## v3
==> flow/design.v <==
`timescale 1ns / 1ps
module uart_rx(
               input               clk          ,		 
               input               rst_n        ,	
               input               din          ,
               output  reg [7:0]    dout         ,		
               output  reg         dout_vld     
               );
parameter    	   BPS	  =	217;	 
reg   [14:0]        cnt0         ;
wire                add_cnt0     ;
wire                end_cnt0     ;
reg   [ 3:0]        cnt1         ;
wire                add_cnt1     ;
wire                end_cnt1     ;
reg                 rx0          ;	
reg                 rx1          ;	
reg                 rx2          ;	
wire                rx_en        ;
reg                 flag_add     ;
always @ (posedge clk or negedge rst_n) begin
	if(!rst_n) begin
		rx0 <= 1'b1;
        rx1 <= 1'b1;
        rx2 <= 1'b1;
	end
	else begin
		rx0 <= din;
        rx1 <= rx0;
        rx2 <= rx1;
	end
end
assign rx_en = rx2 & ~rx1;	
always @(posedge clk or negedge rst_n)begin
    if(!rst_n)begin
        cnt0 <= 0;
    end
    else if(add_cnt0)begin
        if(end_cnt0)
            cnt0 <= 0;
        else
            cnt0 <= cnt0 + 1;
    end
end
assign add_cnt0 = flag_add;
assign end_cnt0 = add_cnt0 && cnt0==BPS-1 ;
always @(posedge clk or negedge rst_n)begin 
    if(!rst_n)begin
        cnt1 <= 0;
    end
    else if(add_cnt1)begin
        if(end_cnt1)
            cnt1 <= 0;
        else
            cnt1 <= cnt1 + 1;
    end
end
assign add_cnt1 = end_cnt0;
assign end_cnt1 = add_cnt1 && cnt1==9-1 ;  
always @ (posedge clk or negedge rst_n)begin
	if(!rst_n) begin
		flag_add <= 1'b0;
	end
	else if(rx_en) begin		
		flag_add <= 1'b1;	
	end
    else if(end_cnt1) begin		
		flag_add <= 1'b0;	
	end
end
always @ (posedge clk or negedge rst_n)begin
	if(!rst_n) begin
		dout <= 8'd0;
	end
	else if(add_cnt0 && cnt0==BPS/2-1 && cnt1!=0) begin		 
	    dout[cnt1-1]<= rx2 ;
	end
end
always @ (posedge clk or negedge rst_n)begin
	if(!rst_n) begin
		dout_vld <= 1'b0;
	end
    else if(end_cnt1) begin		
		dout_vld <= 1'b1;	
	end
	else begin	
        dout_vld <= 1'b0;			
	end
end
endmodule
`timescale 1ns / 1ps
module uart_tx(
                 input             clk    ,			
                 input             rst_n  ,		
                 input [7:0]       din    ,
                 input             din_vld,	  
                 output reg        rdy    ,   
                 output reg        dout   
             );
parameter         BPS    = 217;
reg   [7:0]       tx_data_tmp;	
reg               flag_add   ;
reg   [14:0]      cnt0       ;
wire              add_cnt0   ;
wire              end_cnt0   ;
reg   [ 3:0]      cnt1       ;
wire              add_cnt1   ;
wire              end_cnt1   ;
wire  [ 9:0]      data       ;
always  @(posedge clk or negedge rst_n)begin
    if(rst_n==1'b0)begin
        flag_add <= 0;
    end
    else if(flag_add==0 && din_vld)begin
        flag_add <= 1;
    end
    else if(end_cnt1)begin
        flag_add <= 0;
    end
end
always @(posedge clk or negedge rst_n)begin
    if(!rst_n)begin
        cnt0 <= 0;
    end
    else if(add_cnt0)begin
        if(end_cnt0)
            cnt0 <= 0;
        else
            cnt0 <= cnt0 + 1;
    end
end
assign add_cnt0 = flag_add;
assign end_cnt0 = add_cnt0 && cnt0==BPS-1 ;
always @(posedge clk or negedge rst_n)begin 
    if(!rst_n)begin
        cnt1 <= 0;
    end
    else if(add_cnt1)begin
        if(end_cnt1)
            cnt1 <= 0;
        else
            cnt1 <= cnt1 + 1;
    end
end
assign add_cnt1 = end_cnt0;
assign end_cnt1 = add_cnt1 && cnt1==10-1 ;
always @ (posedge clk or negedge rst_n) begin
	if(!rst_n) begin
		tx_data_tmp <=8'd0;
	end
	else if(flag_add==1'b0 && din_vld) begin	
		tx_data_tmp <= din;	
	end
end
always @ (posedge clk or negedge rst_n) begin
	if(!rst_n) begin
		dout <= 1'b1;
	end
	else if(add_cnt0 && cnt0==1-1)begin
        dout<= data[cnt1];
    end 
end
assign  data = {1'b1,tx_data_tmp,1'b0};  
always  @(*)begin
    if(din_vld || flag_add)
        rdy = 1'b0;
    else
        rdy = 1'b1;
end
endmodule
module  uart_top(
								input  clk,
								input  rst_n,
								input  din,
								input sw8,
								output  reg  [23:0] pic_out,
								output  reg [16:0] addr,
								output  reg wr_ram,
								output  tx,
								output  reg pic_done,    
								output  reg  pic_download,    
								output  reg [7:0] rgb_led
								);
	wire   dout_vld;
	wire  [7:0] dout;
	reg [3:0] code_p;
	reg  [4:0]  cnt;
	reg  [3:0]  state;
	wire  [3:0]  code;
	wire [7:0]  temp;
	reg [23:0] pic_reg;
	parameter  monitor=0;   
	parameter  second=1 ;
	parameter  third=2 ;
	parameter   fouth=3;
	parameter   fiveth=4;
	parameter   sixth=5;
	parameter   send=6;
	parameter   stop=7;
	assign temp=(dout>8'd57)?(dout-8'd87):(dout-8'd48);
	assign code=temp[3:0];
	always  @ (posedge clk or negedge rst_n)
	    begin
			if  (!rst_n)
			   begin
			      state<=monitor;
				  wr_ram<=1;
				  pic_out<=0;
				  addr<=0;
				  pic_done<=0;
				  end
			else
	case (state)
	monitor:	begin
				   if (dout_vld)
						begin
						    wr_ram<=1;	
							pic_reg[23:20]<=code;
							state<=second;
							code_p<=code;
						end
				 else
				          state<=monitor;
					end
	second:	begin
					if (dout_vld)
							begin
								pic_reg[19:16]<=code;
								state<=third;
								rgb_led<={code_p,code};
							end
					else
							state<=second;
					end
		third:		begin
					if (dout_vld)
						begin
							pic_reg[15:12]<=code;
							state<=fouth;
							code_p<=code;
						end
					else
						state<=third;
					end
		fouth:		begin
					if (dout_vld)
						begin
							pic_reg[11:8]<=code;
							state<=fiveth;
							rgb_led<={code_p,code};
						end
					else
						state<=fouth;
					end
		fiveth:		begin
					if (dout_vld)
						begin
							pic_reg[7:4]<=code;
							state<=sixth;
							code_p<=code;
						end
					else
						state<=fiveth;
					end
        sixth:		begin
					if (dout_vld)
						begin
							pic_reg[3:0]<=code;
							state<=send;
							rgb_led<={code_p,code};
						end
					else
						state<=sixth;
					end
		send: 	 begin
						wr_ram<=0;
						pic_out<=pic_reg;
						if (addr<479)
							begin
								addr<=addr+1;								
								pic_done<=0;
								state<=monitor;
							end
			         else if (addr==479)
					        begin								 
							     addr<=0;		
								 pic_done<=1;
								 state<=stop;								
							end	 
						end
		stop:  begin
					if  (sw8==1)
					    state<=monitor;
					else
						begin
						state<=stop;
						end
				  end
		     endcase
		end
		always  @ (posedge  clk or negedge rst_n)
		    begin
				if (!rst_n)
					cnt<=0;
				else if (state==send)
				    cnt<=cnt+1;
			    else 
					cnt<=cnt;
			end
		always  @ (posedge  clk or negedge rst_n)
			begin
				if (!rst_n)
					pic_download<=1;
		   else if (cnt>=15)
					pic_download<=0;
			else
					pic_download<=1;
			end
		uart_rx #(.BPS(16)) uart_rx(
								.clk(clk),
								.rst_n(rst_n),
								.din(din),
								.dout(dout),
								.dout_vld(dout_vld)
								);
	   uart_tx #(.BPS(16)) uart_tx(
                              .clk(clk)    ,			
                              .rst_n(rst_n)  ,		
							  .din_vld(dout_vld)    ,
							  .din(dout),
							  .dout(tx),
							  .rdy()
							); 
		endmodule 
make LEC_CHECK=0 ABC_AREA=1 CAP_MARGIN=15 CORE_MARGIN=2 CORE_UTILIZATION=72 CTS_CLUSTER_DIAMETER=28 CTS_CLUSTER_SIZE=62 SETUP_SLACK_MARGIN=0.66 SLEW_MARGIN=20 finish   # period 6.84 ns
run.sh (not shown) runs the stock make flow with config.mk's settings and CLKGATE_MAP_FILE=.
Both conditions hold for v3: the flow ran to the end and the final layout passed the timing, design-rule and antenna checks.
> inputs changed (v3 -> v21)
Settings: CAP_MARGIN now 40, was 15; CTS_CLUSTER_SIZE now 95, was 62; SETUP_SLACK_MARGIN no longer set, was 0.66; TNS_END_PERCENT now 20, previously not set; PLACE_DENSITY now 0.44, previously not set; CTS_CLUSTER_DIAMETER no longer set, was 28; the clock period (ns, I/O delays scaled along) now 5.11, was 6.84.
==> results <==
Any difference in clock skew between v21 and v3 is small enough to ignore. Compared with v3, v21 shows power that has gone up by more than a quarter. When v21 is measured against v3, its worst hold slack turns out 0.0036 ns higher. | maximum clock rate | v21 vs v3 | ≈ equal |.
Modified inputs, v54 compared to v21
Settings: a change of CORE_UTILIZATION from 72 to 40; a deleted PLACE_DENSITY that had been 0.44; a deleted CTS_CLUSTER_SIZE that had been 95; a change of CAP_MARGIN from 40 to 20; a deleted TNS_END_PERCENT that had been 20; a deleted ABC_AREA that had been 1; a change of the clock period (ns, I/O delays scaled along) from 5.11 to 3.68.
Results
[diff] maximum frequency, v54 relative to v21: regression. Critical path depth down 9 in v54 wrt v21. Diff v21 -> v54: clock power saw an increase, total instance count after detailed placement saw a decrease, first-iteration DRC count saw a decrease, layout-stage area growth over the synthesis result saw an increase, die width saw an increase. In the flow results for v54 and v21, the fraction of power consumed by combinational cells is smaller on v54. The total global-route track usage in v54 sits 14 points below the value recorded for v21. The final period utilization number comes out lower for v21 vs v54.
diff inputs: v54 => v40
Settings: CORE_UTILIZATION: 40 -> 70; CTS_CLUSTER_SIZE: unset -> 23; CAP_MARGIN: 20 -> 35; ABC_AREA: unset -> 1; the clock period (ns, I/O delays scaled along): 3.68 -> 2.04.
Findings:
- Completing all stages was not enough for v40: its layout failed the final checks because of hold timing, setup timing.
- Of v40 and v54, the higher non-clock buffer total of the final layout belongs to v40.
- Delta(final worst setup slack, v40 - v54) < 0
- In v40, the highest clock frequency the design can meet came out 0.066 GHz above the value in v54.
- Compare v40 and v54 | synthesized-area fraction occupied by adder cells lower: v40
- Minimum clock period after layout (v40 over v54): decrease, 0.65 ns
- Wire length of the first global-routing pass for v40: 8.6 mm up relative to v54

---

run 1:
RTL: the design.v shown in full above, as it stands there.
make LEC_CHECK=0 CAP_MARGIN=20 CORE_MARGIN=2 CORE_UTILIZATION=40 CTS_CLUSTER_DIAMETER=343 HOLD_SLACK_MARGIN=0.04 SLEW_MARGIN=20 finish   # period 10.0 ns
No stage failed in run 1, and the final checks on the layout all came back clean.
Changes in run 2 relative to run 1:
# run 1
export LEC_CHECK = 0
export CAP_MARGIN = 20
export CORE_MARGIN = 2
export CORE_UTILIZATION = 40
export CTS_CLUSTER_DIAMETER = 343
export HOLD_SLACK_MARGIN = 0.04
export SLEW_MARGIN = 20
create_clock -name core_clock -period 10.0 [get_ports {clk}]
# run 2
export LEC_CHECK = 0
export CAP_MARGIN = 20
export CELL_PAD_IN_SITES_GLOBAL_PLACEMENT = 1
export CORE_MARGIN = 2
export CORE_UTILIZATION = 49
export CTS_CLUSTER_DIAMETER = 343
export CTS_CLUSTER_SIZE = 60
export GPL_TIMING_DRIVEN = 0
export HOLD_SLACK_MARGIN = 0.04
export SETUP_SLACK_MARGIN = 1.72
export SLEW_MARGIN = 5
create_clock -name core_clock -period 10.0 [get_ports {clk}]
## What came out
Compared with run 1, in run 2 total power density per cell area now sits higher, buffering overhead went up, sequential group share of total power went down. Total power ended up 1.3% higher on run 2 than on run 1.
diff inputs: run 2 => run 3
# run 2
export LEC_CHECK = 0
export CAP_MARGIN = 20
export CELL_PAD_IN_SITES_GLOBAL_PLACEMENT = 1
export CORE_MARGIN = 2
export CORE_UTILIZATION = 49
export CTS_CLUSTER_DIAMETER = 343
export CTS_CLUSTER_SIZE = 60
export GPL_TIMING_DRIVEN = 0
export HOLD_SLACK_MARGIN = 0.04
export SETUP_SLACK_MARGIN = 1.72
export SLEW_MARGIN = 5
create_clock -name core_clock -period 10.0 [get_ports {clk}]
# run 3
export LEC_CHECK = 0
export CAP_MARGIN = 20
export CELL_PAD_IN_SITES_DETAIL_PLACEMENT = 1
export CELL_PAD_IN_SITES_GLOBAL_PLACEMENT = 1
export CORE_ASPECT_RATIO = 1.5
export CORE_MARGIN = 3
export CORE_UTILIZATION = 43
export CTS_CLUSTER_DIAMETER = 343
export CTS_CLUSTER_SIZE = 60
export GPL_ROUTABILITY_DRIVEN = 0
export GPL_TIMING_DRIVEN = 0
export HOLD_SLACK_MARGIN = 0.06
export SETUP_SLACK_MARGIN = 1.72
export SLEW_MARGIN = 5
create_clock -name core_clock -period 10.0 [get_ports {clk}]
[summary]
Of run 3 and run 2, it is run 3 that has the lower worst slack at placement.
Row net switching component of the power: run 3 higher / run 2 lower
Compared with run 2, in run 3 overall track demand over capacity in global routing saw a decrease; ratio of final minimum period to clock period has increased; core occupancy in the finished layout down 7.5 points; slew at the pin with the worst max-slew slack +0.10 ns.
Compared with run 2, in run 3 cell area stayed essentially flat; power fell by 0.69%.

---

Starts from the design.v that is shown in full above.
clock: 3.42 ns
lec_check: 0
cap_margin: 0
cell_pad_in_sites_detail_placement: 0
cell_pad_in_sites_global_placement: 3
core_aspect_ratio: 0.9
core_margin: 6
core_utilization: 61
cts_cluster_diameter: 253
cts_cluster_size: 86
gpl_routability_driven: 1
gpl_timing_driven: 1
hold_slack_margin: 0.02
max_routing_layer: met4
place_density_lb_addon: 0.07
setup_slack_margin: -0.3
slew_margin: 20
tns_end_percent: 25
The first run ended with an error in global placement without I/O (3_1_place_gp_skip_io) on FLW-0024.
Edit:
==> flow/config.mk (replaced) <==
export PLATFORM = sky130hd
export DESIGN_NAME = uart_top
export DESIGN_NICKNAME = uart_top
export VERILOG_FILES = /design/flow/design.v
export SDC_FILE = /design/flow/constraint.sdc
export NUM_CORES = 4
export LEC_CHECK = 0
export CAP_MARGIN = 30
export CORE_ASPECT_RATIO = 0.5
export CORE_MARGIN = 4
export CORE_UTILIZATION = 61
export CTS_CLUSTER_DIAMETER = 260
export CTS_CLUSTER_SIZE = 98
export GPL_ROUTABILITY_DRIVEN = 1
export GPL_TIMING_DRIVEN = 1
export PLACE_DENSITY_LB_ADDON = 0.07
export SETUP_SLACK_MARGIN = -0.07
export SLEW_MARGIN = 20
export TNS_END_PERCENT = 100
- With this change the flow completed with no timing, DRC or antenna violations
- synthesized cell count stays the same
- die area decreases by a few percent
- synthesized area stays the same
Edit:
==> flow/config.mk (replaced) <==
export PLATFORM = sky130hd
export DESIGN_NAME = uart_top
export DESIGN_NICKNAME = uart_top
export VERILOG_FILES = /design/flow/design.v
export SDC_FILE = /design/flow/constraint.sdc
export NUM_CORES = 4
export LEC_CHECK = 0
export CAP_MARGIN = 30
export CORE_MARGIN = 2
export CORE_UTILIZATION = 68
export CTS_CLUSTER_DIAMETER = 260
export GPL_ROUTABILITY_DRIVEN = 1
export GPL_TIMING_DRIVEN = 1
export PLACE_DENSITY = 0.61
export SLEW_MARGIN = 20
==> flow/constraint.sdc (replaced) <==
create_clock -name core_clock -period 2.26 [get_ports {clk}]
set_input_delay 0.4520 -clock core_clock [delete_from_list [all_inputs] [get_ports {clk}]]
set_output_delay 0.4520 -clock core_clock [all_outputs]
set_load 0.01 [all_outputs]
With this change the flow finished but fails on negative setup slack.
Power rises by 61%.
Critical path depth came out higher by 2.
Global-route usage climbs by 6.4 points.
Setup slack is worse by 1.1 ns.
Fmax rose by 1.7%.
Utilization went up by 9.8 points.
Non-clock buffer count grows by 25.
Design area increases by 4.3%.
Clock-buffer cell count increases by 4.
Wire length went up by 13%.
Edit:
--- a/flow/config.mk
+++ b/flow/config.mk
@@ -9,7 +9,6 @@
 export CORE_MARGIN = 2
-export CORE_UTILIZATION = 68
-export CTS_CLUSTER_DIAMETER = 260
+export CORE_UTILIZATION = 71
+export CTS_CLUSTER_DIAMETER = 228
 export GPL_ROUTABILITY_DRIVEN = 1
 export GPL_TIMING_DRIVEN = 1
-export PLACE_DENSITY = 0.61
 export SLEW_MARGIN = 20
==> flow/constraint.sdc (replaced) <==
create_clock -name core_clock -period 3.25 [get_ports {clk}]
set_input_delay 0.6500 -clock core_clock [delete_from_list [all_inputs] [get_ports {clk}]]
set_output_delay 0.6500 -clock core_clock [all_outputs]
set_load 0.01 [all_outputs]
The changed run produced a layout that fails on negative setup slack.
Critical path depth grows by 1.
Utilization grows by 3.3 points.
Combinational power shrinks by 30%.
Final area shrinks by 1.5%.
Cell count shrinks by 3.7%.
Worst setup slack improves by 0.85 ns.
Worst hold slack improves by 0.028 ns.
Wire length grows by 15%.
Register-to-register slack improves by 0.85 ns.
Global-route usage grows by 6.0 points.
Power shrinks by about 30%.
Edit:
==> flow/config.mk (replaced) <==
export PLATFORM = sky130hd
export DESIGN_NAME = uart_top
export DESIGN_NICKNAME = uart_top
export VERILOG_FILES = /design/flow/design.v
export SDC_FILE = /design/flow/constraint.sdc
export NUM_CORES = 4
export LEC_CHECK = 0
export CAP_MARGIN = 20
export CORE_MARGIN = 2
export CORE_UTILIZATION = 70
export CTS_CLUSTER_SIZE = 37
export SLEW_MARGIN = 20
==> flow/constraint.sdc (replaced) <==
create_clock -name core_clock -period 2.33 [get_ports {clk}]
set_input_delay 0.4660 -clock core_clock [delete_from_list [all_inputs] [get_ports {clk}]]
set_output_delay 0.4660 -clock core_clock [all_outputs]
set_load 0.01 [all_outputs]
The changed run completed, yet does not pass: negative setup slack.
Count of clock-buffer cells in the layout grows by 1.
Global-route usage shrinks by 1.1 points.
Flip-flop count stays the same.
Sequential power grows by 39%.
First-iteration DRC count grows by 2.4%.
Final cell count grows by 3.2%.
Wire length grows by 0.77%.
Total power grows by 37%.
Worst setup slack loses 0.92 ns.
Cell area grows by 0.35%.
Sequential share of layout area shrinks by 0.17 points.
No activity file was given, so power comes from the tool's default toggle rates.
